== rev 12 ==
// top
module top (
    input clk,                   
    input mode,                  
    input song,                  
    input plus,                  
    input minus,                 
    input rst,                   
    input set,                   
    input refer,                 
    input player1,               
    input player2,               
    output reg [8:0] rope,       
    output reg [1:0] sel,        
    output reg [1:0] ledr,       
    output reg [1:0] ledg,       
    output reg [1:0] ledb,       
    output reg [3:0] ledop,      
    output reg [7:0] segdata1,   
    output reg [7:0] segdata0,   
    output reg [7:0] seg,        
    output reg [7:0] sel8,       
    output reg ledplayer1,       
    output reg ledplayer2,       
    output reg buzzer,           
    output reg round_indicator_1, 
    output reg round_indicator_2 
);
For scale: roughly 820 flip-flops, about 68 I/O pins.
make LEC_CHECK=0 CAP_MARGIN=20 CORE_MARGIN=2 CORE_UTILIZATION=72 CTS_CLUSTER_DIAMETER=133 CTS_CLUSTER_SIZE=22 PLACE_DENSITY_LB_ADDON=0.2 SETUP_SLACK_MARGIN=1.23 SLEW_MARGIN=20 finish   # period 4.33 ns
run.sh (not shown) runs the stock make flow with config.mk's settings and CLKGATE_MAP_FILE=.
| rev 12 | all stages done | FAIL | negative setup slack |
For rev 13, these inputs were changed with respect to rev 12:
Settings: clearing SETUP_SLACK_MARGIN, which used to be 1.23; swapping 72 for 58 in CORE_UTILIZATION; clearing CTS_CLUSTER_SIZE, which used to be 22; clearing CTS_CLUSTER_DIAMETER, which used to be 133; clearing PLACE_DENSITY_LB_ADDON, which used to be 0.2; swapping 4.33 for 5.43 in the clock period (ns, I/O delays scaled along).
[summary]
- Rev 13 was carried through to the last stage, and its layout satisfied the timing, DRC and antenna checks.
- | sequential cell count of the final layout | rev 12 vs rev 13 | ≈ equal |
- The largest vdd supply drop in rev 13 is 0.71 times that in rev 12.
- Comparing the two runs side by side, rev 13 comes out ahead of rev 12 on register-to-register setup slack.
- Total placed cells including tap cells (higher): rev 13
- Of rev 12 and rev 13, the higher routability-driven placement congestion ratio belongs to rev 12.
- Rev 13 vs rev 12: global routing met3 resource utilization down in rev 13
- The critical path depth in rev 13 was lower than what rev 12 gave.
- Overall power of the completed layout: rev 13 vs rev 12 down 0.0029 W
- [compare] base=rev 12 new=rev 13: achievable frequency dropped 1.1 MHz; setup slack at placement higher.
- Of rev 12 and rev 13, the higher number of antenna violations at the first check in global routing belongs to rev 12.

== try-fjord ==
Starting RTL as in the previous note.
clock: 8.73 ns
lec_check: 0
cap_margin: 20
core_margin: 2
core_utilization: 66
cts_cluster_size: 54
gpl_routability_driven: 0
place_density_lb_addon: 0.02
slew_margin: 0
The flow did not stop early for try-fjord: all stages ran, and the layout cleared the timing, DRC and antenna checks.
## Diff of input files: try-xenon against try-fjord
- removing CTS_CLUSTER_SIZE (formerly 54)
- removing GPL_ROUTABILITY_DRIVEN (formerly 0)
- changing CORE_UTILIZATION from 66 to 37
- removing PLACE_DENSITY_LB_ADDON (formerly 0.02)
- changing SLEW_MARGIN from 0 to 20
- setting PLACE_DENSITY to 0.6 for the first time
- changing the clock period (ns, I/O delays scaled along) from 8.73 to 11.3
==> comparison <==
Every stage of the flow completed for try-xenon, and the final layout passed the timing, DRC and antenna checks. try-fjord closes out successfully: all stages finished, all timing, DRC and antenna checks passed. When the final numbers for try-xenon and try-fjord were put side by side, the combinational share of power turned out to be greater in try-fjord. try-xenon and try-fjord ended up with nearly the same largest incremental delay on the critical path. Buffers plus inverters on the worst setup path: try-xenon vs try-fjord down 1. Delta (try-xenon minus try-fjord): clock network contribution to total cell area shows an increase of 0.70 points; global-route usage shows a reduction of 11 points; number of clock buffers in the layout shows an increase of 1; via density per instance shows a reduction of 12%.
For try-pepper, these inputs were changed with respect to try-xenon:
- SETUP_SLACK_MARGIN: unset -> -0.66
- CORE_UTILIZATION: 37 -> 40
- the clock period (ns, I/O delays scaled along): 11.3 -> 7.79
On try-pepper: share of the clock period used by the worst path after layout is 14 points higher than what try-xenon gave.
Per the comparison of try-pepper with try-xenon, initial antenna violation count now smaller; total power divided by cell area now larger; post-route minimum period now smaller; total core area now smaller; utilization after layout now larger.
Setup changes, try-pepper to try-nickel
- setting HOLD_SLACK_MARGIN to -0.04 for the first time
- removing SETUP_SLACK_MARGIN (formerly -0.66)
- changing CORE_UTILIZATION from 40 to 70
- setting CTS_CLUSTER_DIAMETER to 357 for the first time
- changing the clock period (ns, I/O delays scaled along) from 7.79 to 4.33
==> comparison <==
Summary of try-pepper and try-nickel: one run falls short of a clean finish, namely try-nickel.
No crash in try-nickel: every stage finished, but the layout fails its final checks due to negative setup slack.
Diff try-pepper -> try-nickel: shortest clock period the worst path allows after layout fell 1.07 ns; headroom to the max-slew limit -7.4 points; final hold slack decreased by 0.052 ns relative to the old numbers.
try-pepper → try-nickel: routed length on met2 rose 15%, via count went up by 2514, power in combinational cells +about 90%.
Worst hold-check path type = flip-flop to flip-flop: try-pepper; worst hold-check path type = primary input to async pin: try-nickel

Starting RTL as in the previous note.
make LEC_CHECK=0 CAP_MARGIN=20 CORE_MARGIN=2 CORE_UTILIZATION=72 CTS_CLUSTER_SIZE=35 HOLD_SLACK_MARGIN=-0.1 MAX_ROUTING_LAYER=met4 PLACE_DENSITY=0.7 SETUP_SLACK_MARGIN=1.7 SLEW_MARGIN=20 finish   # period 6.49 ns
Then changed:
- CORE_UTILIZATION: 72 -> 59
- CTS_CLUSTER_SIZE: 35 -> default
- HOLD_SLACK_MARGIN: -0.1 -> default
- MAX_ROUTING_LAYER: met4 -> default
- PLACE_DENSITY: 0.7 -> default
- SETUP_SLACK_MARGIN: 1.7 -> default
- clock period: 6.49 -> 5.09 ns (I/O delays scaled with it)
Result:
- With this change the flow completed and failed the layout checks on negative setup slack
- cell count rises by 4.4%
- final area is higher by 1.6%
- non-clock buffer count goes up by 77
- wire length is lower by 3.0%
- fmax increases by 3.0%
- die area climbs by 22%
- hold slack barely changes
- register-to-register slack is worse by 1.2 ns
- power went up by 30%
- global-route usage went down by 7.5 points
Then changed:
- CORE_UTILIZATION: 59 -> 69
- CTS_CLUSTER_SIZE: default -> 41
- PLACE_DENSITY: default -> 0.6
- clock period: 5.09 -> 6.83 ns (I/O delays scaled with it)
Outcome:
- Now the flow passed the timing, DRC and antenna checks
- sequential power drops by 25%
- area after synthesis stays the same
- via count barely changes
- non-clock buffer count drops by 128
- cell area drops by 3.2%
- clock-buffer cell count climbs by 14
- routed wire length drops by 1.7%
Then changed:
- CORE_UTILIZATION: 69 -> 58
- CTS_CLUSTER_SIZE: 41 -> default
- clock period: 6.83 -> 5.35 ns (I/O delays scaled with it)
=> Clock skew barely changes. Cell area grows by 2.7%. Die area grows by 19%. Global-route usage shrinks by 5.0 points. Via count shrinks by 0.96%. Sequential share of layout area shrinks by 1.1 points. Clock power grows by 31%. Sequential power grows by 27%. Power grows by 28%. Core utilization shrinks by 10 points.
Then changed:
- ABC_AREA: default -> 1
- PLACE_DENSITY: 0.6 -> default
- PLACE_DENSITY_LB_ADDON: default -> 0.07
- SETUP_SLACK_MARGIN: default -> 0.95
- clock period: 5.35 -> 10.6 ns (I/O delays scaled with it)
After rerunning: The changed run ran to the end with no violations. Flip-flop count is unchanged. Design area drops slightly. Setup slack is better by 4.2 ns. Non-clock buffer count drops by 118. Routed wire length went up slightly. Sequential share of layout area rose by 0.24 points.

Starting RTL as in the previous note.
clock: 4.51 ns
lec_check: 0
cap_margin: 30
cell_pad_in_sites_detail_placement: 0
core_margin: 2
core_utilization: 72
cts_cluster_diameter: 156
gpl_routability_driven: 1
max_routing_layer: met4
slew_margin: 20
tns_end_percent: 80
The first run finished but failed the layout checks on setup timing.
Change:
CORE_MARGIN = 4   (was 2)
CORE_UTILIZATION = 58   (was 72)
CTS_CLUSTER_DIAMETER = not set   (was 156)
SLEW_MARGIN = 0   (was 20)
clock period = 5.61 ns   (was 4.51 ns; I/O delays follow)
The new run finished clean.
Via count fell by about 7%.
Wire length fell by about 9%.
First-iteration DRC count fell by about 28%.
Synthesized cell count stays the same.
Design area fell by about 2.4%.
Count of clock-buffer cells in the layout rose by 6.
Die size rose by 27%.
Change:
CAP_MARGIN = 20   (was 30)
CELL_PAD_IN_SITES_DETAIL_PLACEMENT = not set   (was 0)
CORE_MARGIN = 2   (was 4)
CORE_UTILIZATION = 40   (was 58)
GPL_ROUTABILITY_DRIVEN = not set   (was 1)
MAX_ROUTING_LAYER = not set   (was met4)
PLACE_DENSITY = 0.6   (was not set)
SLEW_MARGIN = 20   (was 0)
TNS_END_PERCENT = not set   (was 80)
clock period = 7.79 ns   (was 5.61 ns; I/O delays follow)
Outcome:
- critical path depth stays the same
- total power shrinks by a quarter to a third
- worst setup slack is better by 1.2 ns
- sequential power shrinks by a quarter to a third
- worst hold slack is about the same
- die area grows by well over a third
Change:
CELL_PAD_IN_SITES_DETAIL_PLACEMENT = 1   (was not set)
CTS_CLUSTER_DIAMETER = 231   (was not set)
GPL_ROUTABILITY_DRIVEN = 0   (was not set)
clock period = 10.0 ns   (was 7.79 ns; I/O delays follow)
The changed run completed with no timing, DRC or antenna violations.
Clock power is lower by 23%.
Sequential power goes down by about 21%.
Via count increases by 4.6%.
Die area stays the same.
Non-clock buffer count came out lower by 3.
Wire length goes up by about 14%.
Clock skew barely changes.
Total power is lower by about 21%.
Synthesized cell count does not change.
Change:
CELL_PAD_IN_SITES_DETAIL_PLACEMENT = not set   (was 1)
CORE_UTILIZATION = 70   (was 40)
CTS_CLUSTER_DIAMETER = not set   (was 231)
CTS_CLUSTER_SIZE = 35   (was not set)
GPL_ROUTABILITY_DRIVEN = not set   (was 0)
PLACE_DENSITY = not set   (was 0.6)
clock period = 6.49 ns   (was 10.0 ns; I/O delays follow)
Area after synthesis does not change.
Die size went down by 42%.
Cell area is lower by about 2%.
Register-to-register slack loses 1.8 ns.
Total power goes up by 47%.
Wire length fell by about 12%.
Non-clock buffer count rose by 27.
Change:
CORE_UTILIZATION = 72   (was 70)
HOLD_SLACK_MARGIN = 0.3   (was not set)
PLACE_DENSITY = 0.7   (was not set)
SETUP_SLACK_MARGIN = 1.7   (was not set)
Result: The changed run completed without violations. Power went up by 0.97%. Clock power went up by about 2%. Cell count went up by 0.73%.

Starting RTL as in the previous note.
==> flow/design.v (excerpt) <==
module top (
    input clk,                   
    input mode,                  
    input song,                  
    input plus,                  
    input minus,                 
    input rst,                   
    input set,                   
    input refer,                 
    input player1,               
    input player2,               
    output reg [8:0] rope,       
    output reg [1:0] sel,        
    output reg [1:0] ledr,       
    output reg [1:0] ledg,       
    output reg [1:0] ledb,       
    output reg [3:0] ledop,      
    output reg [7:0] segdata1,   
    output reg [7:0] segdata0,   
    output reg [7:0] seg,        
    output reg [7:0] sel8,       
    output reg ledplayer1,       
    output reg ledplayer2,       
    output reg buzzer,           
    output reg round_indicator_1, 
    output reg round_indicator_2 
);
Settings: LEC_CHECK=0, CAP_MARGIN=0, CORE_ASPECT_RATIO=1.18, CORE_MARGIN=8, CORE_UTILIZATION=32, CTS_CLUSTER_SIZE=58, GPL_TIMING_DRIVEN=0, HOLD_SLACK_MARGIN=0.03, MIN_ROUTING_LAYER=met1, SETUP_SLACK_MARGIN=-0.52, SLEW_MARGIN=20; clock period 10.4 ns.
Next try:
Settings changed: CAP_MARGIN 0 to 20, CORE_ASPECT_RATIO 1.18 to default, CORE_MARGIN 8 to 2, CORE_UTILIZATION 32 to 40, CTS_CLUSTER_SIZE 58 to default, GPL_TIMING_DRIVEN 0 to default, HOLD_SLACK_MARGIN 0.03 to default, MIN_ROUTING_LAYER met1 to default, PLACE_DENSITY from default to 0.6, SETUP_SLACK_MARGIN -0.52 to default.
Clock period 10.4 ns to 5.01 ns, I/O delays scaled along.
Effect: With this change the flow completed, yet does not pass: setup timing. Routed wire length goes down by 4.5%. Total power goes up by 100%. Sequential cell count stays the same. Synthesized area stays the same. Cell count goes down by 5.1%. Non-clock buffer count goes up by 26.

top again, from the RTL that the note above started with.
## top
module top (
    input clk,                   
    input mode,                  
    input song,                  
    input plus,                  
    input minus,                 
    input rst,                   
    input set,                   
    input refer,                 
    input player1,               
    input player2,               
    output reg [8:0] rope,       
    output reg [1:0] sel,        
    output reg [1:0] ledr,       
    output reg [1:0] ledg,       
    output reg [1:0] ledb,       
    output reg [3:0] ledop,      
    output reg [7:0] segdata1,   
    output reg [7:0] segdata0,   
    output reg [7:0] seg,        
    output reg [7:0] sel8,       
    output reg ledplayer1,       
    output reg ledplayer2,       
    output reg buzzer,           
    output reg round_indicator_1, 
    output reg round_indicator_2 
);
==> flow/config.mk <==
export PLATFORM = sky130hd
export DESIGN_NAME = top
export DESIGN_NICKNAME = top
export VERILOG_FILES = /design/flow/design.v
export SDC_FILE = /design/flow/constraint.sdc
export NUM_CORES = 4
export LEC_CHECK = 0
export ABC_AREA = 1
export CAP_MARGIN = 0
export CORE_ASPECT_RATIO = 1.05
export CORE_MARGIN = 5
export CORE_UTILIZATION = 31
export MIN_ROUTING_LAYER = met2
export PLACE_DENSITY_LB_ADDON = 0.04
export SLEW_MARGIN = 20
==> flow/constraint.sdc <==
create_clock -name core_clock -period 11.7 [get_ports {clk}]
set_input_delay 2.3400 -clock core_clock [delete_from_list [all_inputs] [get_ports {clk}]]
set_output_delay 2.3400 -clock core_clock [all_outputs]
set_load 0.01 [all_outputs]
The first run finished but failed the layout checks on design-rule violations.
Change:
ABC_AREA = unset   (was 1)
CAP_MARGIN = 20   (was 0)
CORE_ASPECT_RATIO = unset   (was 1.05)
CORE_MARGIN = 2   (was 5)
CORE_UTILIZATION = 66   (was 31)
CTS_CLUSTER_DIAMETER = 357   (was unset)
MIN_ROUTING_LAYER = unset   (was met2)
PLACE_DENSITY = 0.6   (was unset)
PLACE_DENSITY_LB_ADDON = unset   (was 0.04)
clock period = 5.78 ns   (was 11.7 ns; I/O delays follow)
=> The changed run went through all stages and came out clean. Register-to-register slack got worse by 5200 ps. Routed wire length falls by 20%. Via count came out lower by 32%. Clock-buffer cell count fell by 36. Area after synthesis came out lower by 1.3%. Non-clock buffer count climbs by 37. Total power increases by 150%. Worst setup slack degrades by 5200 ps. Global-route usage came out higher by 5.1 points. Final area went down by 3.8%.
Change:
CAP_MARGIN = 5   (was 20)
CORE_UTILIZATION = 72   (was 66)
HOLD_SLACK_MARGIN = -0.04   (was unset)
SETUP_SLACK_MARGIN = 0.22   (was unset)
clock period = 4.33 ns   (was 5.78 ns; I/O delays follow)
After rerunning:
- The new run produced a layout that fails on negative setup slack
- hold slack is worse by 65 ps
- global-route usage goes up by 4.6 points
- die size goes down by about 8%
- cell count goes up by about 1.6%

== red ==
Starting RTL as in the previous note.
Settings: LEC_CHECK=0, CAP_MARGIN=30, CORE_MARGIN=2, CORE_UTILIZATION=72, CTS_CLUSTER_SIZE=41, HOLD_SLACK_MARGIN=0.27, PLACE_DENSITY_LB_ADDON=0.0, SETUP_SLACK_MARGIN=1.5, SLEW_MARGIN=20; clock period 6.83 ns.
### red -> blue
# red
export LEC_CHECK = 0
export CAP_MARGIN = 30
export CORE_MARGIN = 2
export CORE_UTILIZATION = 72
export CTS_CLUSTER_SIZE = 41
export HOLD_SLACK_MARGIN = 0.27
export PLACE_DENSITY_LB_ADDON = 0.0
export SETUP_SLACK_MARGIN = 1.5
export SLEW_MARGIN = 20
create_clock -name core_clock -period 6.83 [get_ports {clk}]
# blue
export LEC_CHECK = 0
export ABC_AREA = 1
export CAP_MARGIN = 35
export CELL_PAD_IN_SITES_DETAIL_PLACEMENT = 1
export CORE_ASPECT_RATIO = 0.52
export CORE_MARGIN = 4
export CORE_UTILIZATION = 16
export CTS_CLUSTER_SIZE = 24
export GPL_ROUTABILITY_DRIVEN = 1
export GPL_TIMING_DRIVEN = 1
export MAX_ROUTING_LAYER = met4
export SLEW_MARGIN = 0
export TNS_END_PERCENT = 55
create_clock -name core_clock -period 6.83 [get_ports {clk}]
[summary]
blue: flow completed, timing, DRC and antenna clean. Synthesized instance count (blue / red): 1.16. Net load switching power (blue vs. red) decreases by more than a quarter. Route | blue vs red | wire longer in blue.
For green, these inputs were changed with respect to blue:
# blue
export LEC_CHECK = 0
export ABC_AREA = 1
export CAP_MARGIN = 35
export CELL_PAD_IN_SITES_DETAIL_PLACEMENT = 1
export CORE_ASPECT_RATIO = 0.52
export CORE_MARGIN = 4
export CORE_UTILIZATION = 16
export CTS_CLUSTER_SIZE = 24
export GPL_ROUTABILITY_DRIVEN = 1
export GPL_TIMING_DRIVEN = 1
export MAX_ROUTING_LAYER = met4
export SLEW_MARGIN = 0
export TNS_END_PERCENT = 55
create_clock -name core_clock -period 6.83 [get_ports {clk}]
# green
export LEC_CHECK = 0
export CAP_MARGIN = 35
export CELL_PAD_IN_SITES_DETAIL_PLACEMENT = 1
export CORE_ASPECT_RATIO = 0.52
export CORE_MARGIN = 4
export CORE_UTILIZATION = 16
export CTS_CLUSTER_SIZE = 24
export GPL_ROUTABILITY_DRIVEN = 1
export GPL_TIMING_DRIVEN = 0
export MAX_ROUTING_LAYER = met4
export SLEW_MARGIN = 0
export TNS_END_PERCENT = 20
create_clock -name core_clock -period 6.83 [get_ports {clk}]
==> results <==
Across blue and green, the outcome is the same: a clean finish for every run. Going from blue to green, net count reported at finish shrank by more than 10%. Global-route wire length before repair delta (blue -> green): insignificant. | count of inverters not on the clock network in the layout | green vs blue | about 64% lower |. The lower share of the yosys chip area belonging to registers came out of blue. Any difference in fraction of the core area occupied by cells at floorplan between green and blue is small enough to ignore.
Power is estimated from default activity; no workload was simulated.
